==> flow/design.v <==
module fp1(sig1, sig2, exp1, exp2, sign1, sign2, signew, expnew, signnew);
input wire [10:0] sig1, sig2; 
input wire [3:0] exp1, exp2;
input wire sign1, sign2;
output wire [21:0] signew;
output wire [4:0] expnew;
output wire signnew;
assign expnew = exp1 + exp2 - 3'b111;
assign signew = sig1 * sig2;
assign signnew = sign1 ^ sign2;
endmodule
module fp2(sig, exp, sign, fp_result, under, over);
input wire [21:0] sig;
input wire [4:0] exp;
input wire sign;
output wire [15:0] fp_result;
output wire under, over;
reg [21:0] tempsig;
reg [4:0] tempexp;
reg underflow;
reg overflow;
always @(*)
begin
	if(sig[20]==1'b0)
		begin
			tempsig = sig >> 1;
			tempexp = exp + 1'b1;
		end
	else 
		begin
			tempsig = sig;
			tempexp = exp;
		end
	if (tempexp > 5'd24) underflow = 1'b1;
	else underflow = 1'b0;
	if (tempexp[4]==1) overflow = 1'b1;
	else overflow =1'b0;
end
assign fp_result = {sign, tempexp[3:0], tempsig[19:9] };
assign under = underflow;
assign over = overflow;
endmodule
module fp_mul(clk, op1, op2, result, under, over);
input wire clk;
input wire [15:0] op1, op2;
output reg [15:0] result;
output reg under, over;
reg [15:0] op1reg, op2reg;
wire [21:0] signew;
wire [4:0] expnew;
wire signnew;
wire [15:0] fp_result;
wire fp_under, fp_over;
always @(posedge clk)
begin
	op1reg <= op1;
	op2reg <= op2;
	result <= fp_result;
	under <= fp_under;
	over <= fp_over;
end
fp1 stage1(.sig1(op1reg[10:0]), .sig2(op2reg[10:0]), .exp1(op1reg[14:11]), .exp2(op2reg[14:11]),
	.sign1(op1reg[15]), .sign2(op2reg[15]), .signew(signew), .expnew(expnew), .signnew(signnew));
fp2 stage2(.sig(signew), .exp(expnew), .sign(signnew), .fp_result(fp_result), .under(fp_under), .over(fp_over));
endmodule
==> flow/run.sh <==
#!/bin/bash
# the make line also repeats each setting of config.mk as NAME=value (left out here)
make -C /OpenROAD-flow-scripts/flow DESIGN_CONFIG=/design/flow/config.mk WORK_HOME=/design/flow/orfs CLKGATE_MAP_FILE= finish
==> flow/config.mk <==
export PLATFORM = sky130hd
export DESIGN_NAME = fp_mul
export DESIGN_NICKNAME = fp_mul
export VERILOG_FILES = /design/flow/design.v
export SDC_FILE = /design/flow/constraint.sdc
export NUM_CORES = 4
export LEC_CHECK = 0
export CAP_MARGIN = 20
export CORE_MARGIN = 2
export CORE_UTILIZATION = 40
export CTS_CLUSTER_DIAMETER = 180
export MIN_ROUTING_LAYER = met2
export SLEW_MARGIN = 20
export TNS_END_PERCENT = 75
==> flow/constraint.sdc <==
create_clock -name core_clock -period 5.3 [get_ports {clk}]
set_input_delay 1.0600 -clock core_clock [delete_from_list [all_inputs] [get_ports {clk}]]
set_output_delay 1.0600 -clock core_clock [all_outputs]
set_load 0.01 [all_outputs]
==> writeup.txt, run 1 <==
The number of hold buffers added after CTS was 0. The sum of buffers and inverters on the critical path works out to 4. The biggest combinational cell group after synthesis was adder cells.

The count of instantiated cells in the yosys netlist is 566. Counting every instance in the synthesized netlist gives 566. Per the synthesis report, the adder-cell share of the synthesized area is 43.9%. Per the CTS log, the maximum H-tree level is 2. Cell area after placement: 6330 sq um. The run reported a max-capacitance violation count of 0. The antenna cell count came out at 0. The top cell type by area accounts for 29.4% of the synthesized area. The run gives 3.04 mW as the power attributed to combinational cells. Of the total power, registers draw 13.2%. The run gives 6.54 for the detail-routed via count per cell. Number of vias after detailed routing: 5437. Once detail routing completed, the nets flagged for antenna violations numbered 0. Per the TritonCTS log, the buffer count is 5. The routed design shows a wire length per standard cell of 14.9 um.

Counting every net in the synthesized netlist gives 740. The transition time of the tightest slew-check pin was 0.409 ns. The report lists the cells along the critical path as buf_4 > buf_4 > and2_1 > fa_1 > fa_2 > fa_1 > fa_1 > ha_1 > ha_4 > and3_4 > and3_4 > o211ai_1 > a21boi_2 > o31ai_1 > buf_4 > buf_6 > a32o_2 > a221oi_2.

The first detailed-routing pass ran for 6 iterations. The run gives 0 as the number of max-slew violations in the final report. Number of placed instances with taps included: 813.

The script extracted a net switching power of 1.68 mW. Count of flip-flops with a built-in enable after synthesis: 0. The endpoint identified for the worst register-to-register timing path is result[3]. Synthesized-area fraction occupied by and/or/nand/nor cells: 15.5%. The final report gives the standard cell area, fillers excluded, as 6850 sq um.

Tracing the worst setup path back leads to its startpoint at op1reg[8]. For reference, compound AND-OR and OR-AND cells occupy 8.32% of the area reported after synthesis. Overall routing resource usage recorded by global route was 26.1%. The run gives 51.9% as the final standard cell utilization of the core. Between clock sinks in the finished design, the worst skew comes to 0.0135 ns.

The run gives 1 for the count of cells along the worst hold path. The clock transition at the register clock pins on the worst setup and hold paths after CTS was 0.07 ns; the worst max-slew margin expressed relative to the limit was 72.6%. The smallest clock period supported by the final layout is computed as 5.16 ns. The core region is 13200 sq um. The run gives 0% for the share of flip-flops with an asynchronous set or reset after synthesis. OpenSTA lists the critical path endpoint as result[3]. The final weighted congestion recorded by global placement is 0.855. The number of rows in the core area is 42, and the relative contribution of combinational cells to total power is 78.2%.

The stat command in Yosys gives a chip area of 5370 sq um. The run gives 0.63 ns for the highest cell delay on the worst timing path. According to the CTS report, the clock sink count is 50. The count of endpoints failing setup in the final report is 0.

The portion of synthesized area spent on multiplexers is 1.05%. The count of cells in the finished layout, fillers not included, comes to 831. Counting buffers and inverters, the worst setup path is 18 cells deep. The run gives 2 as the count of warnings emitted by yosys. Looking at the VDD voltage map, the peak drop is 0.312 mV.

Across all setup checks in the final design, the least slack found is 0.144 ns. A synthesized cell averages 9.49 sq um. The run gives 0 for the initial antenna violation count.

The script computed the net switching share of total power as 43.2%. The worst-case reg-to-reg path depth is 18, and the first-pass GRT wire length is 19.8 mm. TritonCTS built the clock tree. The synthesized design contains 50 register bits. Per the placement log, port buffering inserted 50 buffers. Counting along the longest clock path gives a buffer depth of 2. In this run, power in the clock network comes to 0.335 mW. The cell family with the largest share of critical-path delay was adder cells. Per report_power, the Sequential row totals 0.512 mW. STA lists the startpoint of the worst register-to-register path as op1reg[8]. STA lists the maximum fanout along the critical path as 7. For the leakage component of the power, the log shows 3.29 nW. The critical path arrival came out at 5.38 ns. The tools report the final number of hold-violating endpoints as 0. The register-to-register setup slack is 0.14 ns. The finished design was reported to have a net count of 829. Summing over the stages, the warning tally comes to 26.

Per the OpenROAD floorplan log, the area of the die is 14400 sq um. The highest clock rate this design can be run at is 194 MHz. The flow ran to the end and the layout has no timing, DRC or antenna violations. The worst hold path belongs to the class reg -> reg. Per the log, the first TritonRoute iteration ended with a DRC count of 675. Leading cell type by number of instances after synthesis: inv_1. For the post-synthesis instance area, the log shows 5370 sq um. The total power draw came out at 3.88 mW.

Kind of critical path: reg -> reg. OpenSTA, run right after detailed placement, puts the worst setup slack at -0.114 ns. For this run, the leading register cell type out of synthesis is dfxtp_1. Critical hold path startpoint: op1reg[15]. The floorplan die width works out to 120 um. Overall overflow remaining after global route: 0.

Library cell used as clock root buffer: clkbuf_16. The xor-xnor portion of the synthesized cell area was 3.07%; the top-level I/O count was 51. The critical path endpoint category was a flop. For reference, the top cells by count after synthesis are 109 x inv_1, 79 x fa_1, 65 x and2_1.

The largest area contributor in the netlist is fa_1. The run gives 9.71 mm for the HPWL reported at the end of detailed placement. The worst hold path terminates at result[15].

The areal power density over the cells came out at 567 nW/um^2. With the unique cell type count in the Yosys netlist at 53, the required time at the endpoint of the critical path is 5.52 ns. Ranked by power, first place goes to combinational logic. Entering global routing, the biggest net connects 16 pins. The wire length recorded after detailed routing is 12.4 mm.

The clock reaches the later pin of the worst-skew pair after 0.31 ns. Between the synthesized netlist and the finished layout, the area growth was recorded as 27.5%. The main area contributors are fa_1 29%, dfxtp_1 19%, ha_1 14%.

With the via count of the first global-routing pass at 6201, the floorplan-stage core utilization is 40.7%. The proportion of synthesized chip area in sequential cells was 18.6%. Looking at the power breakdown, the clock network takes 8.6% of the total. Die outline height: 120 um. On the critical path, the stage with the largest delay is an instance of fa_2.

For this run, design rule violations remaining after detail routing come to 0. The internal portion of the total power is 2.21 mW. Type of element launching the critical path: a flop. After layout, the worst path uses 97.3% of the clock period.
[final cells by class]
type	count	area, sq um
multi-input cells	382	4070
well taps	176	220
repair buffers	106	940
clock buffers	5	125
fillers	1236	6340
flip-flops and latches	50	1060
inverters	110	413
clock inverters	2	13.8
[layer usage]
metal	global-route usage [%]	wire length, um	up-vias
met4	4.71	719	2
li1	-	-	1940
met5	1.47	18	-
met3	36.6	4670	107
met1	-	0	2098
met2	31.0	6990	1290
[metrics by stage]
stage / setup TNS [ns] / hold WS (ns)
floorplan: 0 / 0.406
global placement: -0.175 / 0.415
detailed placement: -0.700 / 0.416
CTS: 0 / 0.434
global route: -0.110 / 0.459
finish: 0 / 0.428
[what timing repair did]
action,4_1_cts,5_1_grt
setup endpoints to repair,15,17
cloned,0,0
resized,17,67
pin swaps,3,41
setup buffers,0,11
==> inputs of run 2 (changes only) <==
Settings changed: CELL_PAD_IN_SITES_DETAIL_PLACEMENT set to 0, CORE_ASPECT_RATIO set to 0.83, CORE_UTILIZATION 40 to 68, CTS_CLUSTER_DIAMETER 180 to 43, CTS_CLUSTER_SIZE set to 37, MIN_ROUTING_LAYER met2 to unset, SLEW_MARGIN 20 to 35, TNS_END_PERCENT 75 to 70.
Clock period 5.3 ns to 4.93 ns, I/O delays scaled along.
==> writeup.txt, run 2 <==
The critical path endpoint category is a flop (unchanged). The internal power summed over all cells is 2.49 mW (was 2.21 mW), and the average wire per standard cell is 17.8 um (was 14.9 um). The initial antenna violation count is 0 (unchanged), and the mean cell area of the mapped netlist is 9.49 sq um (unchanged). The core footprint is 7660 sq um (was 13200 sq um), and the number of stages on the worst setup path is 18 (unchanged). The pre-CTS setup slack is -0.288 ns (was -0.114 ns). Area of the chip: 8630 sq um (was 14400 sq um). The number of logged tool warnings works out to 30 (was 26). The highest layer used for signal routing was met4 (was met5). The antenna cell count came out at 0 (unchanged).

Capture point of the worst path: result[1] (was result[3]). The end of the worst register-to-register path was result[1] (was result[3]). TritonCTS built the clock tree. The final period demand of the worst path was 5.15 ns (was 5.16 ns); the violation count after the first detailed-routing iteration was 258 (was 675). The post-route setup TNS is -2.25 ns (was 0 ns).

Power attributed to the clock group: 0.265 mW (was 0.335 mW). Most frequent cells after synthesis: 109 x inv_1, 79 x fa_1, 65 x and2_1 (unchanged). Largest cells by area: fa_1 29%, dfxtp_1 19%, ha_1 14% (unchanged).

With the clock skew at 0.0114 ns (was 0.0135 ns), the largest fanout of any net on the critical path is 8 (was 7). The areal power density over the cells came out at 668 nW/um^2 (was 567 nW/um^2). The number of nets at the end of the flow was 841 (was 829); the detailed-routed wire length on met3 was 810 um (was 4.67 mm). The tools report the fraction of power consumed by the clock network as 5.7% (was 8.6%). The register bit count reported by yosys works out to 50 (unchanged). The floorplan-stage core utilization came out at 70.2% (was 40.7%). With the worst vdd rail ir drop at 0.569 mV (was 0.312 mV), the via count of the first global-routing pass is 4686 (was 6201). The final standard cell utilization of the core is 90.6% (was 51.9%). The run gives 5 (unchanged) as the number of buffers inserted during clock tree synthesis. With the overall overflow remaining after global route at 0 (unchanged), the aggregate global-route resource usage is 31.7% (was 26.1%). The count of max-cap constraint violations was 0 (unchanged). The critical path arrival was 5.39 ns (was 5.38 ns).

Register-to-register setup slack: -0.22 ns (was 0.14 ns). The placer congestion estimate was 0.887 (was 0.855). The count of endpoints failing setup in the final report was 17 (was 0); the count of clock tree sinks was 50 (unchanged). For the cell area after placement, the log shows 6490 sq um (was 6330 sq um). The run finished, with violations left.

The run gives 0 (unchanged) for the number of max-slew violations in the final report. The clock transition at the register clock pins on the worst setup and hold paths after CTS works out to 0.10 ns (was 0.07 ns). The share of synthesized cell area in and-or and or-and compound cells came out at 8.32% (unchanged). Xor-xnor portion of the synthesized cell area: 3.07% (unchanged). The largest net degree at the start of global routing is 16 (unchanged). The run gives 0 (unchanged) as the number of hold-repair buffers added at the cts stage.

With the top-level I/O count at 51 (unchanged), the share of power burned in registers is 11.9% (was 13.2%). Number of port buffers: 50 (unchanged). The run gives 13.8 mm (was 12.4 mm) as the total routed wirelength. The launching point of the worst reg2reg path is op1reg[0] (was op1reg[8]). The run gives 21.2 mm (was 19.8 mm) for the first-pass GRT wire length.

The area fraction in full adders, half adders and majority gates came out at 43.9% (unchanged). The power group with the highest consumption was combinational logic (unchanged). Final cell area excluding filler cells: 6940 sq um (was 6850 sq um). The tools report the library cell used as clock root buffer as clkbuf_8 (was clkbuf_16).

Met2 layer wire length in the routed design: 7.13 mm (was 6.99 mm). The run gives 740 (unchanged) as the number of nets at floorplan. Kind of critical path: reg -> reg (unchanged). For the post-synthesis instance area, the log shows 5370 sq um (unchanged).

Biggest combinational cell group after synthesis: adder cells (unchanged). The portion of the clock cycle consumed by the worst path in the final layout came out at 105% (was 97.3%). Count of flip-flops with a built-in enable after synthesis: 0 (unchanged).

The number of cells produced by synthesis was 566 (unchanged). The run gives 5.41 mm (was 0 um) as the post-route met1 wirelength. The top flip-flop cell by instance count after synthesis was dfxtp_1 (unchanged). The critical hold path startpoint was op1reg[15] (unchanged). The leading cell type by number of instances after synthesis is inv_1 (unchanged). Highest cell delay on the worst timing path: 0.54 ns (was 0.63 ns). The maximum number of buffers from clock root to sink is 2 (unchanged). The HPWL reported at the end of detailed placement came out at 10.2 mm (was 9.71 mm).

Cells along the critical path: nand2_1 > fa_1 > fa_1 > inv_2 > fa_1 > fa_1 > inv_2 > fa_1 > inv_2 > ha_4 > and3_4 > and3_4 > o211ai_1 > a21boi_2 > o31ai_2 > buf_4 > a31o_4 > a221oi_4 (was buf_4 > buf_4 > and2_1 > fa_1 > fa_2 > fa_1 > fa_1 > ha_1 > ha_4 > and3_4 > and3_4 > o211ai_1 > a21boi_2 > o31ai_1 > buf_4 > buf_6 > a32o_2 > a221oi_2). For the power of the sequential group, the log shows 0.551 mW (was 0.512 mW). The layout overhead on the synthesized area works out to 29.1% (was 27.5%).

Unique cell type count in the Yosys netlist: 53 (unchanged). Destination of the worst hold path: result[15] (unchanged). The number of rows in the core area is 29 (was 42), and the detailed-route DRC error count is 0 (unchanged).

The run gives 4.63 mW (was 3.88 mW) as the total power draw. The depth of the CTS H-tree came out at 2 (unchanged). The class of the tightest hold or removal check was reg -> reg (unchanged). The floorplan die width is 102 um (was 120 um), and the area fraction of the dominant cell type after synthesis is 29.4% (unchanged). The tools report the relative contribution of combinational cells to total power as 82.4% (was 78.2%). The share of total power consumed by net switching came out at 46.3% (was 43.2%).

The net load switching power is 2.14 mW (was 1.68 mW). The tools report the type of element launching the critical path as a flop (unchanged). The run gives 85.0 um (was 120 um) for the die outline height. The count of cells along the worst hold path is 1 (unchanged), and the worst max-slew margin expressed relative to the limit is 66.8% (was 72.6%). Setup repair after global routing could not meet its margin everywhere. Proportion of synthesized chip area in sequential cells: 18.6% (unchanged). The run gives 4432 (was 5437) as the number of vias after detailed routing.

Worst-case reg-to-reg path depth: 18 (unchanged). Critical path's slowest cell: fa_1 (was fa_2). The cell family with the largest share of critical-path delay was adder cells (unchanged). The insertion delay of the later-clocked pin in the worst-skew pair was 0.32 ns (was 0.31 ns); the final number of hold-violating endpoints was 0 (unchanged).

The synthesized-area fraction occupied by and/or/nand/nor cells works out to 15.5% (unchanged). The detail-routed via count per cell is 5.71 (was 6.54), and the first-pass iteration count of the detailed router is 5 (was 6). The reasons given for failing layout checks are negative setup slack. The largest area contributor in the netlist was fa_1 (unchanged). With the sum of buffers and inverters on the critical path at 4 (unchanged), the final worst setup slack is -0.222 ns (was 0.144 ns). The tools report the chip area in the Yosys report as 5370 sq um (unchanged).

The cell that appears most often on the critical path is fa_1. The required time at the endpoint of the critical path is 5.17 ns (was 5.52 ns). The share of flip-flops with an asynchronous set or reset after synthesis is 0% (unchanged). The tools report the worst setup path startpoint as op1reg[0] (was op1reg[8]).

The leakage component of the power was 3.35 nW (was 3.29 nW); the count of warnings emitted by yosys was 2 (unchanged). With the remaining number of nets flagged by the antenna check after routing at 0 (unchanged), the achievable clock frequency is 194 MHz (about the same). With the transition time of the tightest slew-check pin at 0.494 ns (was 0.409 ns), the power attributed to combinational cells is 3.82 mW (was 3.04 mW).

The count of instantiated cells in the yosys netlist was 566 (unchanged); the multiplexer share of the synthesized area was 1.05% (unchanged).
## run 2: per-stage QoR
stage	hold WS, ns	std cells
after CTS	0.446	772
after floorplan	0.406	566
after global placement	0.407	760
after detailed placement	0.434	760
final	0.440	776
after global routing	0.454	776
## run 2: cell type report
cell class	instances	area (sq um)
Fill cell	313	721
Sequential cell	50	1050
Timing Repair Buffer	118	1060
Tap cell	108	135
Multi-Input combinational cell	382	4180
Clock inverter	1	8.76
Clock buffer	7	86.3
Inverter	110	413
## run 2: layer usage
layer	vias to the layer above	GRT usage, %
met3	55	5.68
met2	181	56.0
met5	-	0
met4	0	10.2
li1	1981	-
met1	2215	39.2
## run 2: timing repair
item	in CTS	in global routing
pin swaps	7	20
resized	44	35
endpoints found under the setup margin	17	17
buffers inserted	4	4
==> inputs of run 3 (changes only) <==
Settings changed: CORE_ASPECT_RATIO 0.83 to 0.89, CORE_MARGIN 2 to 6, CORE_UTILIZATION 68 to 59, CTS_CLUSTER_DIAMETER 43 to unset, CTS_CLUSTER_SIZE 37 to unset, MAX_ROUTING_LAYER set to met4, PLACE_DENSITY set to 0.55, SETUP_SLACK_MARGIN set to 0.26, SLEW_MARGIN 35 to 20, TNS_END_PERCENT 70 to 95.
Clock period 4.93 ns to 7.58 ns, I/O delays scaled along.
==> writeup.txt, run 3 <==
The run finished with no timing, DRC or antenna violations. The transition time of the tightest slew-check pin is 0.657 ns (was 0.494 ns). The tools report the first-pass GRT wire length as 19.9 mm (was 21.2 mm). For the number of max-slew violations in the final report, the log shows 0 (unchanged).

The number of cells upsized or downsized after cts is 0 (was 44), and the power of the sequential group is 0.365 mW (was 0.551 mW). Area of the chip: 11500 sq um (was 8630 sq um). The synthesized-area fraction occupied by and/or/nand/nor cells came out at 15.5% (unchanged). The xor-xnor portion of the synthesized cell area is 3.07% (unchanged). TritonCTS built the clock tree. The tools report the number of vias after detailed routing as 3928 (was 4432). The worst setup path startpoint is op1reg[1] (was op1reg[0]).

The first-pass iteration count of the detailed router is 4 (was 5). The critical path arrival was 6.25 ns (was 5.39 ns). The run gives 1 (unchanged) for the count of cells along the worst hold path.

The biggest combinational cell group after synthesis is adder cells (unchanged). For the number of buffers inserted during clock tree synthesis, the log shows 5 (unchanged). The share of flip-flops with an asynchronous set or reset after synthesis was 0% (unchanged); the number of nets at floorplan was 740 (unchanged). The run gives 61.5% (was 70.2%) as the floorplan-stage core utilization. Count of flip-flops with a built-in enable after synthesis: 0 (unchanged).

The run gives 0.228 mV (was 0.569 mV) for the worst vdd rail ir drop. Cell area after placement: 5930 sq um (was 6490 sq um). The tools report the required time at the endpoint of the critical path as 7.81 ns (was 5.17 ns). With the internal power summed over all cells at 1.19 mW (was 2.49 mW), the areal power density over the cells is 366 nW/um^2 (was 668 nW/um^2). For the clock skew, the log shows 0.00631 ns (was 0.0114 ns). The final number of hold-violating endpoints is 0 (unchanged). With the insertion delay of the later-clocked pin in the worst-skew pair at 0.31 ns (was 0.32 ns), the sum of buffers and inverters on the critical path is 3 (was 4). The cell family with the largest share of critical-path delay is adder cells (unchanged).

The run gives 50 (unchanged) for the register bit count reported by yosys. The launching point of the worst reg2reg path was op1reg[1] (was op1reg[0]). With the share of total power consumed by net switching at 46.3% (about the same), the final worst setup slack is 1.55 ns (was -0.222 ns). For the proportion of synthesized chip area in sequential cells, the log shows 18.6% (unchanged).

The run gives 9.61 mm (was 10.2 mm) as the HPWL reported at the end of detailed placement. Portion of the clock cycle consumed by the worst path in the final layout: 79.5% (was 105%). The number of port buffers works out to 50 (unchanged).

Share of synthesized cell area in and-or and or-and compound cells: 8.32% (unchanged). Library cell used as clock root buffer: clkbuf_8 (unchanged). The tools report the end of the worst register-to-register path as result[3] (was result[1]). With the detailed-route DRC error count at 0 (unchanged), the overall overflow remaining after global route is 0 (unchanged). The critical path endpoint category is a flop (unchanged). The tools report the top-level I/O count as 51 (unchanged). The count of max-cap constraint violations came out at 0 (unchanged). The top flip-flop cell by instance count after synthesis is dfxtp_1 (unchanged). The run gives 5370 sq um (unchanged) as the chip area in the Yosys report. The logs give 0 (unchanged) for the remaining number of nets flagged by the antenna check after routing and 8730 sq um (was 7660 sq um) for the core footprint.

The initial antenna violation count is 0 (unchanged), and the number of logged tool warnings is 28 (was 30). With the final period demand of the worst path at 6.03 ns (was 5.15 ns), the number of hold-repair buffers added at the cts stage is 0 (unchanged). The count of endpoints failing setup in the final report is 0 (was 17). The run gives 2 (unchanged) as the count of warnings emitted by yosys. The placer congestion estimate is 0.863 (was 0.887). The kind of critical path was reg -> reg (unchanged). The critical path's slowest cell is dfxtp_1 (was fa_1). The via count of the first global-routing pass was 4192 (was 4686); the layout overhead on the synthesized area was 12.6% (was 29.1%). The run gives 13 (was 8) for the largest fanout of any net on the critical path. The count of instantiated cells in the yosys netlist was 566 (unchanged). Leading cell type by number of instances after synthesis: inv_1 (unchanged).

The mean cell area of the mapped netlist is 9.49 sq um (unchanged). The run gives 566 (unchanged) for the number of cells produced by synthesis. The maximum number of buffers from clock root to sink came out at 2 (unchanged). The tools report the power attributed to the clock group as 0.201 mW (was 0.265 mW).

Largest area contributor in the netlist: fa_1 (unchanged). Relative contribution of combinational cells to total power: 74.4% (was 82.4%). The aggregate global-route resource usage came out at 22.3% (was 31.7%).

The clock transition at the register clock pins on the worst setup and hold paths after CTS was 0.10 ns (about the same). The final cell area excluding filler cells is 6050 sq um (was 6940 sq um), and the worst-case reg-to-reg path depth is 17 (was 18). The class of the tightest hold or removal check is reg -> reg (unchanged). With the net load switching power at 1.03 mW (was 2.14 mW), the number of rows in the core area is 32 (was 29). The run gives 0.430 ns (was 0.440 ns) for the hold slack. Critical hold path startpoint: op1reg[15] (unchanged). Cells along the critical path: nand2_1 > fa_1 > fa_1 > inv_1 > fa_1 > fa_1 > inv_1 > fa_1 > inv_1 > ha_1 > and3_1 > and3_1 > o211a_1 > o21ai_1 > nand4_1 > a32o_1 > a221oi_1 (was nand2_1 > fa_1 > fa_1 > inv_2 > fa_1 > fa_1 > inv_2 > fa_1 > inv_2 > ha_4 > and3_4 > and3_4 > o211ai_1 > a21boi_2 > o31ai_2 > buf_4 > a31o_4 > a221oi_4). The run gives 2 (unchanged) for the depth of the CTS H-tree. The tools report the number of nets at the end of the flow as 774 (was 841). The run gives 53 (unchanged) for the unique cell type count in the Yosys netlist.

Largest cells by area: fa_1 29%, dfxtp_1 19%, ha_1 14% (unchanged). The average wire per standard cell came out at 16.0 um (was 17.8 um). The destination of the worst hold path was result[15] (unchanged).

The detail-routed via count per cell was 5.46 (was 5.71); the post-synthesis instance area was 5370 sq um (unchanged). The worst max-slew margin expressed relative to the limit is 56.1% (was 66.8%), and the area fraction of the dominant cell type after synthesis is 29.4% (unchanged). The antenna cell count was 0 (unchanged). With the post-route setup TNS at 0 ns (was -2.25 ns), the pre-CTS setup slack is 1.65 ns (was -0.288 ns). Most frequent cells after synthesis: 109 x inv_1, 79 x fa_1, 65 x and2_1 (unchanged). The total routed wirelength came out at 11.5 mm (was 13.8 mm). The count of clock tree sinks was 50 (unchanged); the power attributed to combinational cells was 1.65 mW (was 3.82 mW). The die outline height was 102 um (was 85.0 um). The run gives 18 (was 16) for the largest net degree at the start of global routing.

Setup repair after global routing left no endpoint under its margin. The number of stages on the worst setup path was 17 (was 18). The leakage component of the power was 3.00 nW (was 3.35 nW); the highest cell delay on the worst timing path was 0.60 ns (was 0.54 ns). The floorplan die width works out to 113 um (was 102 um). With the total power draw at 2.22 mW (was 4.63 mW), the register-to-register setup slack is 1.55 ns (was -0.22 ns).

The cell with the most instances on the worst path is fa_1 (unchanged). Capture point of the worst path: result[3] (was result[1]). The violation count after the first detailed-routing iteration was 231 (was 258).

The tools report the type of element launching the critical path as a flop (unchanged). The multiplexer share of the synthesized area was 1.05% (unchanged); the number of post-CTS setup repair buffers was 0 (was 4). The area fraction in full adders, half adders and majority gates is 43.9% (unchanged).

The fraction of power consumed by the clock network is 9.1% (was 5.7%). Power group with the highest consumption: combinational logic (unchanged). The logs give 166 MHz (was 194 MHz) for the achievable clock frequency and 750 (was 313) for the number of filler instances in the final layout.

For the share of power burned in registers, the log shows 16.5% (was 11.9%).
-- run 3: final cells by class --
type	count	area [sq um]	area share, %
Timing Repair Buffer	51	508	8.40
Multi-Input combinational cell	382	3860	63.8
Clock buffer	5	68.8	1.14
Tap cell	119	149	2.46
Sequential cell	50	1000	16.5
Inverter	110	413	6.83
Clock inverter	3	48.8	0.807
-- run 3: metrics by stage --
| step | utilization, % | std cells |
|---|---|---|
| 6_report | 69.3 | 720 |
| 5_1_grt | 69.3 | 720 |
| 3_5_place_dp | 67.9 | 712 |
| 4_1_cts | 69.3 | 720 |
| 3_3_place_gp | 67.9 | 712 |
| 2_1_floorplan | - | 566 |
-- run 3: layer usage --
layer,share of wire (%),GRT usage [%]
met4,1.6,5.87
met1,43,28.5
met5,0,-
met3,4.1,2.78
met2,51,37.6
==> inputs of run 4 (changes only) <==
Settings changed: ABC_AREA set to 0, CELL_PAD_IN_SITES_DETAIL_PLACEMENT 0 to unset, CELL_PAD_IN_SITES_GLOBAL_PLACEMENT set to 1, CORE_ASPECT_RATIO 0.89 to 1.2, CORE_MARGIN 6 to 8, CORE_UTILIZATION 59 to 35, MAX_ROUTING_LAYER met4 to unset, MIN_ROUTING_LAYER set to met2, PLACE_DENSITY 0.55 to unset, PLACE_DENSITY_LB_ADDON set to 0.27, SETUP_SLACK_MARGIN 0.26 to unset, TNS_END_PERCENT 95 to unset.
Clock period 7.58 ns to 6.31 ns, I/O delays scaled along.
==> writeup.txt, run 4 <==
The detail-routed via count per cell was 6.34 (was 5.46). TritonCTS built the clock tree. Leading cell type by number of instances after synthesis: inv_1 (unchanged). Worst max-slew margin expressed relative to the limit: 58.9% (was 56.1%).

The run gives 12.9 mm (was 11.5 mm) as the total routed wirelength. The tools report the end of the worst register-to-register path as result[5] (was result[3]). The number of nets at floorplan is 740 (unchanged). Final standard cell utilization of the core: 41.6% (was 69.3%). The critical path arrival is 6.07 ns (was 6.25 ns), and the share of synthesized cell area in and-or and or-and compound cells is 8.32% (unchanged).

The tools report the number of vias after detailed routing as 5145 (was 3928). Largest cells by area: fa_1 29%, dfxtp_1 19%, ha_1 14% (unchanged). The share of power burned in registers is 15.9% (was 16.5%), and the final worst setup slack is 0.470 ns (was 1.55 ns).

Overall overflow remaining after global route: 0 (unchanged). The kind of critical path was reg -> reg (unchanged). The floorplan-stage core utilization came out at 35.8% (was 61.5%). The number of hold-repair buffers added at the cts stage came out at 0 (unchanged). With the number of port buffers at 50 (unchanged), the hold slack is 0.418 ns (was 0.430 ns). The number of filler instances in the final layout came out at 1531 (was 750). Count of cells along the worst hold path: 1 (unchanged). The run gives 566 (unchanged) as the count of instantiated cells in the yosys netlist.

The tools report the total area of sequential cells as 1000 sq um (unchanged). With the count of max-cap constraint violations at 0 (unchanged), the register bit count reported by yosys is 50 (unchanged). The run gives 49 (was 32) as the number of rows in the core area.

The tools report the destination of the worst hold path as result[15] (unchanged). The synthesized-area fraction occupied by and/or/nand/nor cells came out at 15.5% (unchanged). The largest fanout of any net on the critical path was 10 (was 13); the net load switching power was 1.26 mW (was 1.03 mW). The tools report the largest net degree at the start of global routing as 18 (unchanged).

The post-route setup TNS is 0 ns (unchanged). The antenna cell count came out at 0 (unchanged). The worst vdd rail ir drop is 0.239 mV (was 0.228 mV). The logs give 18.6% (unchanged) for the proportion of synthesized chip area in sequential cells and 171 MHz (was 166 MHz) for the achievable clock frequency. A clean result was blocked by design-rule violations. The tools report the register-to-register setup slack as 0.47 ns (was 1.55 ns). The count of endpoints failing setup in the final report came out at 0 (unchanged). The class of the tightest hold or removal check is reg -> reg (unchanged). The count of clock tree sinks came out at 50 (unchanged). Cell family with the largest share of critical-path delay: adder cells (unchanged). Sum of buffers and inverters on the critical path: 3 (unchanged).

Power group with the highest consumption: combinational logic (unchanged). The worst-case reg-to-reg path depth was 17 (unchanged); the number of cells produced by synthesis was 566 (unchanged). The largest area contributor in the netlist was fa_1 (unchanged). The area of the multi-input gates came out at 3860 sq um (unchanged). Area fraction of the dominant cell type after synthesis: 29.4% (unchanged). With the areal power density over the cells at 444 nW/um^2 (was 366 nW/um^2), the xor-xnor portion of the synthesized cell area is 3.07% (unchanged). Placer congestion estimate: 0.851 (was 0.863). The launching point of the worst reg2reg path was op1reg[1] (unchanged). Cells along the critical path: and2_1 > fa_1 > fa_1 > fa_1 > fa_1 > inv_1 > fa_1 > inv_1 > ha_1 > a21oi_1 > o21ai_1 > a31o_2 > o21ai_1 > a31oi_2 > nor2_2 > buf_4 > mux2i_1 (was nand2_1 > fa_1 > fa_1 > inv_1 > fa_1 > fa_1 > inv_1 > fa_1 > inv_1 > ha_1 > and3_1 > and3_1 > o211a_1 > o21ai_1 > nand4_1 > a32o_1 > a221oi_1). The number of stages on the worst setup path is 17 (unchanged), and the area fraction in full adders, half adders and majority gates is 43.9% (unchanged).

The layout overhead on the synthesized area is 16.5% (was 12.6%), and the number of logged tool warnings is 26 (was 28). The power attributed to the clock group was 0.328 mW (was 0.201 mW). The cell with the most instances on the worst path is fa_1 (unchanged).

The tools report the unique cell type count in the Yosys netlist as 53 (unchanged). Remaining number of nets flagged by the antenna check after routing: 0 (unchanged). The run gives 2 (unchanged) for the maximum number of buffers from clock root to sink. The number of buffers inserted during clock tree synthesis came out at 5 (unchanged). The HPWL reported at the end of detailed placement was 10.5 mm (was 9.61 mm). With the average wire per standard cell at 15.9 um (was 16.0 um), the multiplexer share of the synthesized area is 1.05% (unchanged). Count of flip-flops with a built-in enable after synthesis: 0 (unchanged). The top-level I/O count was 51 (unchanged); the floorplan die width was 129 um (was 113 um). The critical path's slowest cell is dfxtp_1 (unchanged).

The run finished, with violations left. For the power of the sequential group, the log shows 0.440 mW (was 0.365 mW). The relative contribution of combinational cells to total power is 72.3% (was 74.4%).

Insertion delay of the later-clocked pin in the worst-skew pair: 0.31 ns (about the same). The share of flip-flops with an asynchronous set or reset after synthesis came out at 0% (unchanged). Library cell used as clock root buffer: clkbuf_16 (was clkbuf_8). The run gives 9.49 sq um (unchanged) for the mean cell area of the mapped netlist. The die outline height came out at 152 um (was 102 um). The highest cell delay on the worst timing path works out to 0.66 ns (was 0.60 ns).

Critical path endpoint category: a flop (unchanged). With the first-pass iteration count of the detailed router at 49 (was 4), the power attributed to combinational cells is 2.01 mW (was 1.65 mW). The run gives 0 (unchanged) for the number of cells upsized or downsized after cts. The number of nets at the end of the flow is 780 (was 774). The clock skew is 0.0153 ns (was 0.00631 ns), and the transition time of the tightest slew-check pin is 0.616 ns (was 0.657 ns). The run gives 0 (unchanged) for the initial antenna violation count. The capture point of the worst path was result[5] (was result[3]). Total power draw: 2.78 mW (was 2.22 mW). Most frequent cells after synthesis: 109 x inv_1, 79 x fa_1, 65 x and2_1 (unchanged). The run gives 5370 sq um (unchanged) as the chip area in the Yosys report. Depth of the CTS H-tree: 2 (unchanged).

The worst setup path startpoint is op1reg[1] (unchanged). The detailed-route DRC error count was 2 (was 0). The core footprint is 15000 sq um (was 8730 sq um), and the number of post-CTS setup repair buffers is 0 (unchanged). Final number of hold-violating endpoints: 0 (unchanged). The run gives 5.84 ns (was 6.03 ns) for the final period demand of the worst path. The required time at the endpoint of the critical path was 6.54 ns (was 7.81 ns); the portion of the clock cycle consumed by the worst path in the final layout was 92.5% (was 79.5%). The share of total power consumed by net switching works out to 45.5% (was 46.3%).

The logs give 3.05 nW (was 3.00 nW) for the leakage component of the power and 19600 sq um (was 11500 sq um) for the area of the chip. The internal power summed over all cells was 1.51 mW (was 1.19 mW). The run gives 0 (unchanged) for the number of max-slew violations in the final report.

Type of element launching the critical path: a flop (unchanged). Setup repair after global routing left no endpoint under its margin. The biggest combinational cell group after synthesis is adder cells (unchanged). The run gives 2 (unchanged) for the count of warnings emitted by yosys. The tools report the post-synthesis instance area as 5370 sq um (unchanged).

Pre-CTS setup slack: 0.507 ns (was 1.65 ns). The top flip-flop cell by instance count after synthesis was dfxtp_1 (unchanged). The run gives 21.2% (was 22.3%) as the aggregate global-route resource usage. The fraction of power consumed by the clock network is 11.8% (was 9.1%). The critical hold path startpoint was op1reg[15] (unchanged). The violation count after the first detailed-routing iteration was 564 (was 231). The first-pass GRT wire length is 20.9 mm (was 19.9 mm), and the clock transition at the register clock pins on the worst setup and hold paths after CTS is 0.07 ns (was 0.10 ns). The via count of the first global-routing pass came out at 6116 (was 4192).
[run 4: metal layers]
layer	up-vias	track usage [%]	routed length, um
li1	1839	-	-
met1	1997	-	0
met2	1209	27.3	7750
met3	98	24.5	4240
met4	2	6.24	882
met5	-	1.87	38
[run 4: through the flow]
stage / instances / area, sq um
finish: 811 / 6260
global route: 811 / 6260
CTS: 811 / 6260
detailed placement: 803 / 6080
global placement: 803 / 6080
floorplan: 566 / 5370
[run 4: layout make-up]
type	count	area share, %
inverter	110	6.60
timing repair buffer	57	8.84
clock buffer	5	2.00
sequential	50	16.0
clock inverter	3	0.780
tap	204	4.08
multi-input combinational	382	61.7
==> inputs of run 5 (changes only) <==
Settings changed: ABC_AREA 0 to 1, CAP_MARGIN 20 to 30, CELL_PAD_IN_SITES_DETAIL_PLACEMENT set to 0, CELL_PAD_IN_SITES_GLOBAL_PLACEMENT 1 to 3, CORE_ASPECT_RATIO 1.2 to 1.6, CORE_MARGIN 8 to 6, CORE_UTILIZATION 35 to 60, CTS_CLUSTER_DIAMETER set to 290, CTS_CLUSTER_SIZE set to 99, GPL_ROUTABILITY_DRIVEN set to 0, GPL_TIMING_DRIVEN set to 1, HOLD_SLACK_MARGIN set to -0.09, MIN_ROUTING_LAYER met2 to unset, PLACE_DENSITY_LB_ADDON 0.27 to 0.22, SETUP_SLACK_MARGIN set to 0.54, SLEW_MARGIN 20 to 35, TNS_END_PERCENT set to 70.
Clock period 6.31 ns to 5.04 ns, I/O delays scaled along.
==> writeup.txt, run 5 <==
The run stopped with a tool error. Stage at which the flow ended: global placement without I/O. The first error in the log reads "[ERROR FLW-0024] Place density exceeds 1.0 (current PLACE_DENSITY_LB_ADDON =  0.22). Please check if the value of  PLACE_DENSITY_LB_ADDON is between 0 and 0.99". The run gives 7.66 sq um (was 9.49 sq um) for the mean cell area of the mapped netlist.

The top flip-flop cell by instance count after synthesis was dfxtp_1 (unchanged). The logs give 44 (was 49) for the number of rows in the core area and 923 (was 740) for the number of nets at floorplan. The synthesized-area fraction occupied by and/or/nand/nor cells is 20.3% (was 15.5%). The count of warnings emitted by yosys is 2 (unchanged).

The leading cell type by number of instances after synthesis was nand2_1 (was inv_1). Biggest combinational cell group after synthesis: adder cells (unchanged). Largest cells by area: fa_1 28%, dfxtp_1 17%, nand2_1 15% (was fa_1 29%, dfxtp_1 19%, ha_1 14%).

The area fraction in full adders, half adders and majority gates came out at 41.1% (was 43.9%). The floorplan-stage core utilization was 62.4% (was 35.8%). The largest area contributor in the netlist is fa_1 (unchanged). The post-synthesis instance area is 5740 sq um (was 5370 sq um), and the area fraction of the dominant cell type after synthesis is 27.6% (was 29.4%).

The run gives 0 (unchanged) for the count of flip-flops with a built-in enable after synthesis. The tools report the number of cells produced by synthesis as 749 (was 566). Most frequent cells after synthesis: 224 x nand2_1, 201 x inv_1, 79 x fa_1 (was 109 x inv_1, 79 x fa_1, 65 x and2_1). The tools report the unique cell type count in the Yosys netlist as 34 (was 53). The run gives 50 (unchanged) for the register bit count reported by yosys.

The count of instantiated cells in the yosys netlist was 749 (was 566); the multiplexer share of the synthesized area was 0% (was 1.05%). The share of flip-flops with an asynchronous set or reset after synthesis was 0% (unchanged). Die outline height: 136 um (was 152 um). The tools report the proportion of synthesized chip area in sequential cells as 17.5% (was 18.6%). Share of synthesized cell area in and-or and or-and compound cells: 3.90% (was 8.32%). The floorplan die width came out at 89.3 um (was 129 um). The run gives 9190 sq um (was 15000 sq um) for the core footprint. The xor-xnor portion of the synthesized cell area came out at 2.14% (was 3.07%). The tools report the area of the chip as 12100 sq um (was 19600 sq um).

For the chip area in the Yosys report, the log shows 5740 sq um (was 5370 sq um).
==> inputs of run 6 (changes only) <==
Settings changed: CAP_MARGIN 30 to 0, CELL_PAD_IN_SITES_GLOBAL_PLACEMENT 3 to unset, CORE_ASPECT_RATIO 1.6 to 0.83, CORE_MARGIN 6 to 2, CORE_UTILIZATION 60 to 68, CTS_CLUSTER_DIAMETER 290 to 43, CTS_CLUSTER_SIZE 99 to 75, GPL_ROUTABILITY_DRIVEN 0 to unset, GPL_TIMING_DRIVEN 1 to unset, HOLD_SLACK_MARGIN -0.09 to -0.1, PLACE_DENSITY_LB_ADDON 0.22 to unset, SETUP_SLACK_MARGIN 0.54 to 0.53.
Clock period 5.04 ns to 4.66 ns, I/O delays scaled along.
==> writeup.txt, run 6 <==
The run gives 0 for the number of max-slew violations in the final report. The run gives 9190 sq um (was 12100 sq um) as the area of the chip. The pre-antenna-repair detailed-routing pass consisted of 10 iterations. With the core footprint at 8180 sq um (was 9190 sq um), the clock skew is 0.0210 ns. The area fraction of the dominant cell type after synthesis came out at 27.6% (unchanged). The number of nets at floorplan was 923 (unchanged). Largest cells by area: fa_1 28%, dfxtp_1 17%, nand2_1 15% (unchanged). With the count of flip-flops with a built-in enable after synthesis at 0 (unchanged), the proportion of synthesized chip area in sequential cells is 17.5% (unchanged).

The final number of hold-violating endpoints is 0. The final route contains 6130 vias. The detailed-routed wire length on met3 was 2.73 mm. Setup repair after global routing could not meet its margin everywhere. The register-to-register setup slack is -0.66 ns, and the area fraction in full adders, half adders and majority gates is 41.1% (unchanged). The logs give 5740 sq um (unchanged) for the post-synthesis instance area and 27.2 mm for the first-pass GRT wire length.

The mean cell area of the mapped netlist is 7.66 sq um (unchanged). Most frequent cells after synthesis: 224 x nand2_1, 201 x inv_1, 79 x fa_1 (unchanged). The critical path in this run is classified as reg -> reg. The run gives 0.435 ns for the hold slack.

For reference, the critical path is captured by under. With the share of flip-flops with an asynchronous set or reset after synthesis at 0% (unchanged), the highest cell delay on the worst timing path is 0.59 ns. For this design the top-level I/O count stands at 51.

The class of the tightest hold or removal check is reg -> reg. The via count of the first global-routing pass was 5814. The library cell used as clock root buffer is clkbuf_8. The worst register-to-register path has a depth of 24.

Per the layout report, the design carries 281 filler cells. In this run the VDD rail shows a maximum IR drop of 0.654 mV. Entering global routing, the biggest net connects 17 pins.

The global route stage reports its total congestion overflow as 0. Hold analysis lists the worst path endpoint as result[15]. The routed design shows a via density per instance of 6.29. The critical hold path startpoint was op2reg[15].

The final period demand of the worst path was 5.32 ns. Clock latency on the worst-skew pair, taken at its later pin, is 0.33 ns. Critical path endpoint category: a flop. The run gives 50 (unchanged) for the register bit count reported by yosys. Number of logged tool warnings: 32. The tools report the HPWL reported at the end of detailed placement as 11.6 mm.

The die outline height is 87.7 um (was 136 um), and the chip area in the Yosys report is 5740 sq um (unchanged). The flow ran to the end, but the layout failed its checks. In this run, CTS created clock tree buffers numbering 5.

The share of synthesized cell area in and-or and or-and compound cells works out to 3.90% (unchanged). The max-slew check reports its worst relative slack as 67.4%. The logs give 4.88 ns for the required time at the endpoint of the critical path and 3.20 mW for the net load switching power. The fraction of power consumed by the clock network is 5.8%, and the leakage component of the power is 4.33 nW. For the number of nets at the end of the flow, the log shows 1036.

The count of endpoints failing setup in the final report came out at 17. Leading cell type by number of instances after synthesis: nand2_1 (unchanged). On the worst setup and hold paths after CTS, the clock-pin slew comes to 0.12 ns.

The run gives -0.658 ns for the final worst setup slack. The cell sequence reported for the critical path is buf_12 > buf_4 > nand2_1 > fa_1 > inv_1 > fa_1 > fa_1 > fa_1 > inv_1 > fa_2 > inv_2 > ha_4 > nand2_2 > nand2_1 > nand2_1 > nand2_2 > a21oi_4 > nand3_4 > nand2_4 > nand3_1 > nand2_2 > nand2_1 > nor2_1 > nor2_1. The detailed-route DRC error count is 0, and the relative contribution of combinational cells to total power is 84.4%. The final cell area excluding filler cells came out at 7580 sq um.

Internal power comes to 2.79 mW. The largest area contributor in the netlist is fa_1 (unchanged). Per the breakdown, switching nets consume 53.5% of all power. The logs give 0 for the count of max-cap constraint violations and 0 for the remaining number of nets flagged by the antenna check after routing.

The tools report the launching point of the worst reg2reg path as op2reg[2]. The tools report the antenna cell count as 0. The clock H-tree reported by CTS has 2 levels. The power report lists the sequential group at 0.588 mW.

The transition time of the tightest slew-check pin was 0.485 ns. Summed over the clock group, the power is 0.349 mW. Once iteration 0 of detailed routing completed, the report listed 890 DRC markers.

Detailed routing placed a total of 9.74 mm of wire on met2. With the count of warnings emitted by yosys at 2 (unchanged), the number of rows in the core area is 30 (was 44). A clean result was blocked by negative setup slack. With the layout overhead on the synthesized area at 32.2%, the floorplan-stage core utilization is 70.1% (was 62.4%).

Dividing the final minimum period by the clock period gives 114%. The number of port buffers is 50, and the xor-xnor portion of the synthesized cell area is 2.14% (unchanged). The critical path's slowest cell was fa_1.

The cell family with the largest share of critical-path delay is adder cells. According to the timing report, the critical path is launched from op2reg[2]. No sink is reached through more buffers than the 2 on the longest clock path. The logs give 6780 sq um for the cell area after placement and 50 for the count of clock tree sinks. With the largest fanout of any net on the critical path at 8, the total routed wirelength is 21.5 mm. The average wire per standard cell is 22.1 um, and the number of stages on the worst setup path is 24. For the critical path arrival, the log shows 5.53 ns.

TritonCTS built the clock tree. The achievable clock frequency came out at 188 MHz. The multiplexer share of the synthesized area was 0% (unchanged). The number of cells produced by synthesis came out at 749 (unchanged). The tools report the initial antenna violation count as 0. The run gives 749 (unchanged) as the count of instantiated cells in the yosys netlist.

STA classifies the critical path startpoint as a flop. For this run, the total global-route usage over all layers was measured as 38.4%. Biggest combinational cell group after synthesis: adder cells (unchanged). The critical path contains buffers and inverters numbering 5 combined.

Unique cell type count in the Yosys netlist: 34 (unchanged). Top flip-flop cell by instance count after synthesis: dfxtp_1 (unchanged). The synthesized-area fraction occupied by and/or/nand/nor cells is 20.3% (unchanged).

Signal nets in the final route climb as high as met4. The floorplan die width was 105 um (was 89.3 um). Combinational power for this build is 5.05 mW.

Areal power density over the cells: 790 nW/um^2. For the placer congestion estimate, the log shows 0.910. Count of cells along the worst hold path: 1. The detailed router put a total of 6.70 mm of wire on met1.

In this run, flip-flops and latches consume 9.8% of the power. The capture point of the worst register-to-register path is recorded as under. The group that draws the most power in this run is combinational logic.
run 6: metal layers:
| metal | vias to the layer above | GRT usage (%) |
|---|---|---|
| met2 | 693 | 70.2 |
| met5 | - | 0 |
| met3 | 292 | 5.80 |
| met1 | 2753 | 42.9 |
| met4 | 0 | 24.4 |
| li1 | 2392 | - |
run 6: repair_timing:
action,CTS,global route
setup endpoints to repair,17,17
buffers inserted,26,15
cloned,3,0
gates resized,55,51
pin swaps,25,26
hold buffers,0,0
run 6: stage by stage:
step,worst slack (ns),util [%],setup TNS [ns],std cells,power (mW)
after floorplan,0.313,-,0,749,3.17
after global placement,-0.0771,82.8,-0.112,923,4.11
after detailed placement,-0.246,82.8,-1.41,923,4.21
after CTS,-0.0762,89.1,-0.201,960,4.94
after global routing,-0.691,92.7,-9.25,975,6.19
final,-0.658,92.7,-8.53,975,5.99
run 6: final cells by class:
type	count	area [sq um]	area share, %
multi-input cells	476	4290	56.6
clock inverters	2	38.8	0.511
inverters	201	759	10.0
repair buffers	128	1220	16.0
well taps	112	140	1.85
flip-flops and latches	50	1050	13.9
clock buffers	6	82.6	1.09
==> inputs of run 7 (changes only) <==
Settings changed: CAP_MARGIN 0 to 20, CELL_PAD_IN_SITES_DETAIL_PLACEMENT 0 to unset, CORE_ASPECT_RATIO 0.83 to unset, CORE_UTILIZATION 68 to 71, CTS_CLUSTER_DIAMETER 43 to 199, CTS_CLUSTER_SIZE 75 to 35, HOLD_SLACK_MARGIN -0.1 to 0.28, SETUP_SLACK_MARGIN 0.53 to unset, SLEW_MARGIN 35 to 20, TNS_END_PERCENT 70 to unset.
Clock period 4.66 ns to 4.23 ns, I/O delays scaled along.
==> writeup.txt, run 7 <==
It got as far as global routing and failed there. The leading cell type by number of instances after synthesis is nand2_1 (unchanged). The multiplexer share of the synthesized area is 0% (unchanged). The run gives 5740 sq um (unchanged) for the chip area in the Yosys report. The number of port buffers was 50 (unchanged); the top-level I/O count was 51 (unchanged). The tool reported: "[ERROR GRT-0232] Routing congestion too high. Check the congestion heatmap in the GUI". The top flip-flop cell by instance count after synthesis is dfxtp_1 (unchanged). The tools report the number of nets at floorplan as 923 (unchanged).

For the count of clock tree sinks, the log shows 50 (unchanged). The area fraction in full adders, half adders and majority gates was 41.1% (unchanged); the mean cell area of the mapped netlist was 7.66 sq um (unchanged). The run gives 8810 sq um (was 9190 sq um) for the area of the chip. The flow did not finish. The xor-xnor portion of the synthesized cell area was 2.14% (unchanged). The share of synthesized cell area in and-or and or-and compound cells is 3.90% (unchanged), and the placer congestion estimate is 0.999 (was 0.910). The run gives 0% (unchanged) for the share of flip-flops with an asynchronous set or reset after synthesis.

The count of warnings emitted by yosys was 2 (unchanged); the proportion of synthesized chip area in sequential cells was 17.5% (unchanged). For the number of cells produced by synthesis, the log shows 749 (unchanged). The count of instantiated cells in the yosys netlist was 749 (unchanged). In the global route stage, overall resource usage came out at 88.1%.

The maximum number of buffers from clock root to sink is 2 (unchanged), and the count of flip-flops with a built-in enable after synthesis is 0 (unchanged). The largest area contributor in the netlist is fa_1 (unchanged). With the core footprint at 7770 sq um (was 8180 sq um), the unique cell type count in the Yosys netlist is 34 (unchanged).

The die outline height is 93.9 um (was 87.7 um), and the number of rows in the core area is 32 (was 30). With the register bit count reported by yosys at 50 (unchanged), the depth of the CTS H-tree is 2 (unchanged). The cell area after placement was 7010 sq um (was 6780 sq um). The HPWL reported at the end of detailed placement was 12.8 mm (was 11.6 mm); the synthesized-area fraction occupied by and/or/nand/nor cells was 20.3% (unchanged). The tools report the number of buffers inserted during clock tree synthesis as 5 (unchanged). The floorplan-stage core utilization is 73.8% (was 70.1%), and the number of placed instances with taps included is 949 (was 923).

The floorplan die width was 93.9 um (was 105 um). Most frequent cells after synthesis: 224 x nand2_1, 201 x inv_1, 79 x fa_1 (unchanged). Largest cells by area: fa_1 28%, dfxtp_1 17%, nand2_1 15% (unchanged).

Global routing finished with a remaining overflow of 427. Library cell used as clock root buffer: clkbuf_8 (unchanged). Biggest combinational cell group after synthesis: adder cells (unchanged). With the post-synthesis instance area at 5740 sq um (unchanged), the area fraction of the dominant cell type after synthesis is 27.6% (unchanged).
run 7: per-layer routing:
layer	GRT overflow	GRT usage [%]
met1	0	81.3
met2	327	116
met3	0	62.1
met4	100	102
met5	0	5.13
run 7: per-stage QoR:
stage               power (mW)  worst slack, ns
floorplan                 3.49           -0.117
global placement          4.86           -0.390
detailed placement        5.11           -0.569
CTS                       5.91           -0.396
run 7: repair_timing:
item | in CTS
hold buffers | 0
setup endpoints to repair | 17
resized | 63
setup buffers | 13
gates cloned | 1
pin swaps | 10
==> inputs of run 8 (changes only) <==
Settings changed: CORE_UTILIZATION 71 to 72, CTS_CLUSTER_DIAMETER 199 to unset, CTS_CLUSTER_SIZE 35 to 10, HOLD_SLACK_MARGIN 0.28 to unset, PLACE_DENSITY set to 0.85, SETUP_SLACK_MARGIN set to 0.13, TNS_END_PERCENT set to 5.
Clock period 4.23 ns to 1.59 ns, I/O delays scaled along.
==> writeup.txt, run 8 <==
The mean cell area of the mapped netlist was 7.66 sq um (unchanged); the area fraction of the dominant cell type after synthesis was 27.6% (unchanged). The logs give 7730 sq um (was 7770 sq um) for the core footprint and 749 (unchanged) for the number of cells produced by synthesis. Area fraction in full adders, half adders and majority gates: 41.1% (unchanged). With the count of flip-flops with a built-in enable after synthesis at 0 (unchanged), the floorplan-stage core utilization is 74.2% (was 73.8%). The count of warnings emitted by yosys was 2 (unchanged); the share of synthesized cell area in and-or and or-and compound cells was 3.90% (unchanged).

With the die outline height at 93.3 um (was 93.9 um), the number of rows in the core area is 32 (unchanged). With the number of placed instances with taps included at 967 (was 949), the xor-xnor portion of the synthesized cell area is 2.14% (unchanged). The share of flip-flops with an asynchronous set or reset after synthesis is 0% (unchanged), and the synthesized-area fraction occupied by and/or/nand/nor cells is 20.3% (unchanged). The number of port buffers came out at 50 (unchanged). The run stopped with a tool error. First error: [ERROR DPL-0033] detailed placement checks failed during check placement (was [ERROR GRT-0232] Routing congestion too high. Check the congestion heatmap in the GUI). The register bit count reported by yosys works out to 50 (unchanged).

The area of the chip was 8700 sq um (was 8810 sq um). The placer congestion estimate is 0.971 (was 0.999). The top flip-flop cell by instance count after synthesis is dfxtp_1 (unchanged). Most frequent cells after synthesis: 224 x nand2_1, 201 x inv_1, 79 x fa_1 (unchanged).

The top-level I/O count came out at 51 (unchanged). The largest area contributor in the netlist was fa_1 (unchanged). For the count of instantiated cells in the yosys netlist, the log shows 749 (unchanged).

The floorplan die width was 93.3 um (was 93.9 um). The leading cell type by number of instances after synthesis was nand2_1 (unchanged). The tools report the unique cell type count in the Yosys netlist as 34 (unchanged).

Largest cells by area: fa_1 28%, dfxtp_1 17%, nand2_1 15% (unchanged). The number of nets at floorplan is 923 (unchanged). The multiplexer share of the synthesized area was 0% (unchanged). HPWL reported at the end of detailed placement: 13.4 mm (was 12.8 mm). The stage at which the flow ended was clock tree synthesis (was global routing). The post-synthesis instance area was 5740 sq um (unchanged); the proportion of synthesized chip area in sequential cells was 17.5% (unchanged). The biggest combinational cell group after synthesis was adder cells (unchanged).

The chip area in the Yosys report was 5740 sq um (unchanged).
run 8: per-stage QoR:
stage / setup slack [ns] / cell area, sq um / hold slack, ns / util, % / TNS [ns]
floorplan: -2.76 / 6060 / 0.346 / - / -46.15
global placement: -3.05 / 7150 / 0.405 / 92.5 / -50.23
detailed placement: -3.25 / 7150 / 0.419 / 92.5 / -53.07
==> inputs of run 9 (changes only) <==
Settings changed: CELL_PAD_IN_SITES_DETAIL_PLACEMENT set to 0, CORE_ASPECT_RATIO set to 0.93, CTS_CLUSTER_DIAMETER set to 300, CTS_CLUSTER_SIZE 10 to 99, PLACE_DENSITY 0.85 to unset, PLACE_DENSITY_LB_ADDON set to 0.01, SETUP_SLACK_MARGIN 0.13 to 1.48, SLEW_MARGIN 20 to 35, TNS_END_PERCENT 5 to 70.
Clock period 1.59 ns to 4.95 ns, I/O delays scaled along.
==> writeup.txt, run 9 <==
Most frequent cells after synthesis: 224 x nand2_1, 201 x inv_1, 79 x fa_1 (unchanged). Core footprint: 7760 sq um (was 7730 sq um). The unique cell type count in the Yosys netlist came out at 34 (unchanged).

With the share of flip-flops with an asynchronous set or reset after synthesis at 0% (unchanged), the number of placed instances with taps included is 883 (was 967). Largest cells by area: fa_1 28%, dfxtp_1 17%, nand2_1 15% (unchanged). Number of cells produced by synthesis: 749 (unchanged). For the proportion of synthesized chip area in sequential cells, the log shows 17.5% (unchanged). With the chip area in the Yosys report at 5740 sq um (unchanged), the top-level I/O count is 51 (unchanged).

The biggest combinational cell group after synthesis is adder cells (unchanged). The run gives 20.3% (unchanged) for the synthesized-area fraction occupied by and/or/nand/nor cells. The library cell used as clock root buffer was clkbuf_8.

The area fraction in full adders, half adders and majority gates came out at 41.1% (unchanged). With the xor-xnor portion of the synthesized cell area at 2.14% (unchanged), the count of clock tree sinks is 50. For the maximum number of buffers from clock root to sink, the log shows 2. Leading cell type by number of instances after synthesis: nand2_1 (unchanged). For the HPWL reported at the end of detailed placement, the log shows 10.7 mm (was 13.4 mm). The number of hold-repair buffers added at the cts stage is 0, and the count of flip-flops with a built-in enable after synthesis is 0 (unchanged).

The floorplan die width was 96.6 um (was 93.3 um). The die outline height was 90.1 um (was 93.3 um); the multiplexer share of the synthesized area was 0% (unchanged). The cell area after placement came out at 6490 sq um (was 7150 sq um).

The tools report the stage at which the flow ended as global routing (was clock tree synthesis). In this run the number of H-tree levels came out at 2. The share of synthesized cell area in and-or and or-and compound cells was 3.90% (unchanged); the number of nets at floorplan was 923 (unchanged). The number of port buffers was 50 (unchanged). The largest area contributor in the netlist was fa_1 (unchanged).

The mean cell area of the mapped netlist is 7.66 sq um (unchanged). The area of the chip was 8700 sq um (about the same); the placer congestion estimate was 0.942 (was 0.971). The top flip-flop cell by instance count after synthesis was dfxtp_1 (unchanged). The register bit count reported by yosys works out to 50 (unchanged). For the floorplan-stage core utilization, the log shows 73.9% (was 74.2%). The run stopped with a tool error.

For the count of warnings emitted by yosys, the log shows 2 (unchanged). The tools report the number of rows in the core area as 31 (was 32). The post-synthesis instance area is 5740 sq um (unchanged).

With the area fraction of the dominant cell type after synthesis at 27.6% (unchanged), the count of instantiated cells in the yosys netlist is 749 (unchanged). Clock tree synthesis inserted a total of 5 buffers.
[run 9: per-stage QoR]
stage               setup WS (ns)  total power [mW]
floorplan                   0.603              2.98
global placement            0.211              3.60
CTS                         0.331              4.35
detailed placement         0.0932              3.67
[run 9: timing repair]
| item | in CTS |
|---|---|
| buffers inserted | 38 |
| endpoints found under the setup margin | 17 |
| gates cloned | 3 |
| resized | 53 |
| pin swaps | 18 |
==> inputs of run 10 (changes only) <==
Settings changed: CELL_PAD_IN_SITES_DETAIL_PLACEMENT 0 to unset, CORE_ASPECT_RATIO 0.93 to unset, CORE_UTILIZATION 72 to 59, CTS_CLUSTER_DIAMETER 300 to unset, CTS_CLUSTER_SIZE 99 to 100, PLACE_DENSITY_LB_ADDON 0.01 to unset, SETUP_SLACK_MARGIN 1.48 to unset, SLEW_MARGIN 35 to 20, TNS_END_PERCENT 70 to unset.
Clock period 4.95 ns to 2.89 ns, I/O delays scaled along.
==> writeup.txt, run 10 <==
For the number of placed instances with taps included, the log shows 987 (was 883). Looking at the setup timing report, the critical path kind is reg -> reg. For the post-synthesis instance area, the log shows 5740 sq um (unchanged). The worst max-slew margin expressed relative to the limit came out at 78.1%. The share of synthesized cell area in and-or and or-and compound cells was 3.90% (unchanged). In the post-route report, total wirelength is listed as 13.8 mm. The flow reports an fmax of 213 MHz. The overall overflow remaining after global route is 0.

Dividing total power by cell area gives a power density of 1120 nW/um^2. The leading cell type by number of instances after synthesis is nand2_1 (unchanged). The run gives 163% for the portion of the clock cycle consumed by the worst path in the final layout.

Via count of the first global-routing pass: 5361. The most numerous cell type found on the critical path is fa_1. The mean cell area of the mapped netlist was 7.66 sq um (unchanged). The setup check on the worst reg-to-reg path leaves a slack of -1.81 ns.

The tools report the critical path endpoint category as a flop. The tools report the HPWL reported at the end of detailed placement as 11.4 mm (was 10.7 mm). Summed over all routing layers, the global router reports a total usage of 28.9%. With the first-pass iteration count of the detailed router at 7, the number of vias after detailed routing is 4990. The count of endpoints failing setup in the final report is 17, and the count of flip-flops with a built-in enable after synthesis is 0 (unchanged).

Logic depth along the worst register-to-register path is recorded as 21. Counting pins that exceed their max-slew limit in the final report gives 0. The capture point of the critical path was reported as under. For the number of rows in the core area, the log shows 35 (was 31). With the maximum number of buffers from clock root to sink at 2 (unchanged), the final worst setup slack is -1.81 ns. The tools report the chip area in the Yosys report as 5740 sq um (unchanged). Number of filler instances in the final layout: 639. For the number of cells produced by synthesis, the log shows 749 (unchanged).

Per the timing report, the most critical flop-to-flop path finishes at under. With the placer congestion estimate at 0.938 (was 0.942), the highest cell delay on the worst timing path is 0.52 ns. In the final design database the tool counted 1050 nets. The path with the worst hold slack has its endpoint at result[15]. The sum of buffers and inverters on the critical path was 4. The biggest combinational cell group after synthesis is adder cells (unchanged). The run gives 50 (unchanged) for the count of clock tree sinks. The dominant power group in this design is combinational logic. The run gives 11.0% as the share of power burned in registers. The share of flip-flops with an asynchronous set or reset after synthesis works out to 0% (unchanged). The library cell used as clock root buffer was clkbuf_8 (unchanged). The transition time of the tightest slew-check pin is 0.328 ns. The depth of the CTS H-tree was 2 (unchanged). The number of port buffers is 50 (unchanged). Largest cells by area: fa_1 28%, dfxtp_1 17%, nand2_1 15% (unchanged). Per the timing report, the biggest fanout along the worst path comes to 6. Top-level I/O count: 51 (unchanged).

Critical path's slowest cell: fa_1. The area fraction of the dominant cell type after synthesis was 27.6% (unchanged). The count of cells along the worst hold path was 1. The critical path arrival is 4.97 ns. The clock skew was 0.0178 ns; the clock transition at the register clock pins on the worst setup and hold paths after CTS was 0.12 ns. The launching point of the worst reg2reg path was op2reg[2].

Largest net degree at the start of global routing: 19. The report lists the cells along the critical path as buf_4 > nand2_4 > fa_1 > fa_1 > inv_1 > fa_2 > fa_1 > inv_1 > fa_1 > inv_2 > ha_4 > nand2_4 > nor2_4 > nand2_1 > nor2_2 > nand2_2 > nand4_1 > nand2_4 > o21ai_2 > nand2_1 > nor2_1. The sequential cells in the finished layout cover a total of 1050 sq um. The average wire per standard cell works out to 13.8 um. The register bit count reported by yosys was 50 (unchanged); the worst vdd rail ir drop was 0.800 mV. The tools report the unique cell type count in the Yosys netlist as 34 (unchanged). The run did not pass the layout checks because of negative setup slack. The area of the multi-input gates was 4200 sq um.

Per the post-route antenna check, the number of violating nets is 0. Most frequent cells after synthesis: 224 x nand2_1, 201 x inv_1, 79 x fa_1 (unchanged). The script computed the net switching share of total power as 47.6%. The tools report the power of the sequential group as 0.937 mW. Detail-routed via count per cell: 4.96. For this run, the number of standard cells in the final layout without fillers is 1006. The number of nets at floorplan was 923 (unchanged); the first-pass GRT wire length was 23.4 mm. The internal power of the cells totals 4.45 mW. The initial antenna violation count is 0. The run gives 17.5% (unchanged) for the proportion of synthesized chip area in sequential cells.

In this design, the largest share of critical-path delay is due to adder cells. The flow reports that the clock network draws 5.4% of the design power. Die outline height: 103 um (was 90.1 um). The number of hold-repair buffers added at the cts stage was 0 (unchanged). The largest area contributor in the netlist is fa_1 (unchanged).

The final number of hold-violating endpoints came out at 0. Across the run, the number of max-cap violations was 0. The floorplan-stage core utilization was 61.5% (was 73.9%). The run gives 749 (unchanged) for the count of instantiated cells in the yosys netlist. TritonCTS built the clock tree.

Combinational cells account for 83.6% of the total power. Worst setup path startpoint: op2reg[2]. The run gives 0 as the detailed-route DRC error count.

The type of element launching the critical path is a flop. After the first detailed-routing iteration, the DRC count stood at 195. The logs give 4.31 nW for the leakage component of the power and 9330 sq um (was 7760 sq um) for the core footprint. The number of buffers inserted during clock tree synthesis was 5 (unchanged); the count of warnings emitted by yosys was 2 (unchanged). The synthesized-area fraction occupied by and/or/nand/nor cells works out to 20.3% (unchanged).

Setup repair after global routing could not meet its margin everywhere. The tools report the pre-CTS setup slack as -1.87 ns (was 0.0932 ns). The run finished, with violations left.

The worst path in the final design needs a cycle of 4.70 ns, including I/O delays and setup. The number of stages on the worst setup path is 21. The number of logged tool warnings works out to 31. The final antenna diode tally reported by the flow is 0. Combinational power for this build is 7.10 mW. The required time at the endpoint of the critical path was 3.16 ns; the final standard cell utilization of the core was 80.9%. The class of the tightest hold or removal check was reg -> reg. The area growth from synthesis to layout is 31.6%.

With the area fraction in full adders, half adders and majority gates at 41.1% (unchanged), the area of the chip is 10500 sq um (was 8700 sq um). Clock latency on the worst-skew pair, taken at its later pin, is 0.33 ns. The multiplexer share of the synthesized area is 0% (unchanged). Xor-xnor portion of the synthesized cell area: 2.14% (unchanged). The power report puts the net switching power at 4.04 mW. For the clock group, total power comes out at 0.457 mW.

Top flip-flop cell by instance count after synthesis: dfxtp_1 (unchanged). Critical hold path startpoint: op2reg[15]. The floorplan die width works out to 103 um (was 96.6 um).
[run 10: area by class of cell]
type / instances / area share [%]
timing repair buffer: 143 / 17.1
multi-input combinational: 475 / 55.6
clock inverter: 3 / 0.381
sequential: 50 / 13.9
inverter: 201 / 9.99
clock buffer: 5 / 0.912
tap: 129 / 2.14
[run 10: metrics by stage]
stage / instance area, sq um / TNS, ns / hold slack (ns) / total power, mW
2_1_floorplan: 6070 / -23.96 / 0.406 / 5.11
3_3_place_gp: 7140 / -28.55 / 0.411 / 7.22
4_1_cts: 7380 / -28.78 / 0.443 / 8.09
6_report: 7550 / -29.71 / 0.439 / 8.49
3_5_place_dp: 7140 / -29.96 / 0.419 / 7.35
5_1_grt: 7550 / -32.92 / 0.466 / 9.36
[run 10: what timing repair did]
action / in CTS / in global routing
setup endpoints to repair: 17 / 17
pin swaps: 27 / 19
gates cloned: 1 / 0
gates resized: 38 / 37
buffers inserted: 5 / 5
[run 10: layer usage]
metal  global-route usage (%)  vias to the layer above  wire [um]
met4                     11.9                        0        472
met3                     3.86                       37        510
met5                        0                        -          0
met1                     32.6                     2425       5520
li1                         -                     2422          -
met2                     54.6                      106       7340
Power is estimated from default activity; no workload was simulated.
